==> trial 69: inputs <==
==> flow/design.v <==
module cordic(
    input signed [29:0] i_angle,
    input i_clk,
    input i_rst,
    input i_start,
    output signed [29:0] o_sin,
    output signed [29:0] o_cos,
    output o_done
);
localparam WD_EXT = 28;
localparam WD_INT = 62;
localparam START_VAL = 64'h26dd3b6a10d79a00;
localparam max_i = 8'd62;
reg signed [WD_INT+1:0] x;
reg signed [WD_INT+1:0] y; 
reg signed [WD_INT+1:0] z; 
reg signed [WD_INT+1:0] angle;
reg done;
assign o_done = done;
assign o_sin = y[(WD_INT+1):(WD_INT-WD_EXT)];
assign o_cos = x[(WD_INT+1):(WD_INT-WD_EXT)];
reg [7:0] i;
reg [7:0] state;
localparam 
    s_rst = 8'b0,
    s_work = 8'b1;
wire [WD_INT+1:0] atan [WD_INT:0];
assign atan[0] = 	63'h3243f6a8885a3000;
assign atan[1] = 	63'h1dac670561bb4f00;
assign atan[2] = 	63'hfadbafc96406e80;
assign atan[3] = 	63'h7f56ea6ab0bdb80;
assign atan[4] = 	63'h3feab76e59fbd40;
assign atan[5] = 	63'h1ffd55bba976250;
assign atan[6] = 	63'hfffaaadddb94d8;
assign atan[7] = 	63'h7fff5556eeea5c;
assign atan[8] = 	63'h3fffeaaab7776e;
assign atan[9] = 	63'h1ffffd5555bbbc;
assign atan[10] = 	63'hfffffaaaaadde;
assign atan[11] = 	63'h7fffff555556e;
assign atan[12] = 	63'h3fffffeaaaaaa;
assign atan[13] = 	63'h1ffffffd55554;
assign atan[14] = 	63'hfffffffaaaaa;
assign atan[15] = 	63'h7fffffff5554;
assign atan[16] = 	63'h3fffffffeaaa;
assign atan[17] = 	63'h1ffffffffd54;
assign atan[18] = 	63'hfffffffffaa;
assign atan[19] = 	63'h7fffffffff4;
assign atan[20] = 	63'h3fffffffffe;
assign atan[21] = 	63'h1fffffffffe;
assign atan[22] = 	63'hfffffffffe;
assign atan[23] = 	63'h7ffffffffe;
assign atan[24] = 	63'h3ffffffffe;
assign atan[25] = 	63'h1ffffffffe;
assign atan[26] = 	63'hffffffffe;
assign atan[27] = 	63'h800000000;
assign atan[28] = 	63'h400000000;
assign atan[29] = 	63'h200000000;
assign atan[30] = 	63'h100000000;
assign atan[31] = 	63'h80000000;
assign atan[32] = 	63'h40000000;
assign atan[33] = 	63'h20000000;
assign atan[34] = 	63'h10000000;
assign atan[35] = 	63'h8000000;
assign atan[36] = 	63'h4000000;
assign atan[37] = 	63'h2000000;
assign atan[38] = 	63'h1000000;
assign atan[39] = 	63'h800000;
assign atan[40] = 	63'h400000;
assign atan[41] = 	63'h200000;
assign atan[42] = 	63'h100000;
assign atan[43] = 	63'h80000;
assign atan[44] = 	63'h40000;
assign atan[45] = 	63'h20000;
assign atan[46] = 	63'h10000;
assign atan[47] = 	63'h8000;
assign atan[48] = 	63'h4000;
assign atan[49] = 	63'h2000;
assign atan[50] = 	63'h1000;
assign atan[51] = 	63'h800;
assign atan[52] = 	63'h400;
assign atan[53] = 	63'h200;
assign atan[54] = 	63'h100;
assign atan[55] = 	63'h80;
assign atan[56] = 	63'h40;
assign atan[57] = 	63'h20;
assign atan[58] = 	63'h10;
assign atan[59] = 	63'h8;
assign atan[60] = 	63'h4;
assign atan[61] = 	63'h2;
assign atan[62] = 	63'h1;
always @(posedge i_clk) begin
    if(i_rst) begin
        x <= 0;
        y <= 0;
        done <= 0;
        i <= 0;
        state <= s_rst;
    end
    else begin
        case (state)
            s_rst: begin
                if(i_start) begin
                    angle <= i_angle <<< (WD_INT-WD_EXT);
                    state <= s_work;
                    i <= 0;
                    x <= START_VAL;
                    y <= 0;
                    z <= 0;
                    done <= 0;
                end
            end
            s_work: begin
                if (z<=angle) begin
                    z <= z + atan[i];
                    x <= x - (y>>>i);
                    y <= y + (x>>>i);
                end
                else begin
                    z <= z - atan[i];
                    x <= x + (y>>>i);
                    y <= y - (x>>>i);
                end
                i <= i+1;
                if(i == max_i) begin
                    done <= 1'b1;
                    state <= s_rst;
                end
            end
        endcase
    end
end
endmodule
==> flow/run.sh <==
#!/bin/bash
# the make line also repeats each setting of config.mk as NAME=value (left out here)
make -C /OpenROAD-flow-scripts/flow DESIGN_CONFIG=/design/flow/config.mk WORK_HOME=/design/flow/orfs CLKGATE_MAP_FILE= finish
==> flow/config.mk <==
export PLATFORM = sky130hd
export DESIGN_NAME = cordic
export DESIGN_NICKNAME = cordic
export VERILOG_FILES = /design/flow/design.v
export SDC_FILE = /design/flow/constraint.sdc
export NUM_CORES = 4
export LEC_CHECK = 0
export CAP_MARGIN = 0
export CORE_MARGIN = 2
export CORE_UTILIZATION = 72
export MAX_ROUTING_LAYER = met4
export PLACE_DENSITY = 0.67
export SETUP_SLACK_MARGIN = -0.53
export SLEW_MARGIN = 20
==> flow/constraint.sdc <==
create_clock -name core_clock -period 7.1 [get_ports {i_clk}]
set_input_delay 1.4200 -clock core_clock [delete_from_list [all_inputs] [get_ports {i_clk}]]
set_output_delay 1.4200 -clock core_clock [all_outputs]
set_load 0.01 [all_outputs]
==> trial 96 (differences from trial 69) <==
CAP_MARGIN = 20   (was 0)
CELL_PAD_IN_SITES_GLOBAL_PLACEMENT = 1   (was unset)
CORE_ASPECT_RATIO = 0.78   (was unset)
CORE_MARGIN = 7   (was 2)
CORE_UTILIZATION = 43   (was 72)
CTS_CLUSTER_DIAMETER = 225   (was unset)
CTS_CLUSTER_SIZE = 88   (was unset)
GPL_ROUTABILITY_DRIVEN = 0   (was unset)
MAX_ROUTING_LAYER = met5   (was met4)
MIN_ROUTING_LAYER = met2   (was unset)
PLACE_DENSITY = unset   (was 0.67)
PLACE_DENSITY_LB_ADDON = 0.06   (was unset)
SETUP_SLACK_MARGIN = 1.5   (was -0.53)
TNS_END_PERCENT = 30   (was unset)
==> flow/constraint.sdc (replaced) <==
create_clock -name core_clock -period 9.76 [get_ports {i_clk}]
set_input_delay 1.9520 -clock core_clock [delete_from_list [all_inputs] [get_ports {i_clk}]]
set_output_delay 1.9520 -clock core_clock [all_outputs]
set_load 0.01 [all_outputs]
==> impl_metrics.csv <==
group,metric,value,unit
run_status,status,"did not finish",
placement,dp_cells,5635,
global_routing,grtUsageMet3,82.43,%
placement,dpl_worst_slack,821.6,ps
run_status,stop_stage,"global routing",
global_routing,grt_busiest_layer,"met3",
run_status,error,"[ERROR GRT-0116] Global routing finished with congestion. Check the congestion regions in the DRC Viewer.",
placement,post_dp_cell_area,36060,um^2
clock_tree,cts_resized,22,
global_routing,gr-usage-all-layers,65.63,%
# the run above: trial 96

==> impl_metrics.csv <==
group,metric,value,unit
synthesis,yosys_most_used_dff,"dfxtp_1",
placement,dpl_worst_slack,-589.1,ps
run_status,error,"[ERROR GRT-0116] Global routing finished with congestion. Check the congestion regions in the DRC Viewer.",
run_status,status,"did not finish",
synthesis,async_flop_share,0,%
global_routing,grtUsageMet3,57.28,%
run_status,stop_stage,"global routing",
placement,post_dp_cell_area,42160,um^2
clock_tree,cts_setup_buffers,0,
clock_tree,cts_resized,5,
synthesis,syn_avg_cell_area,7.357,um^2
global_routing,gr-usage-all-layers,77.40,%
synthesis,yosys_cells,4699,
placement,dp_cells,6047,
# the run above: trial 69

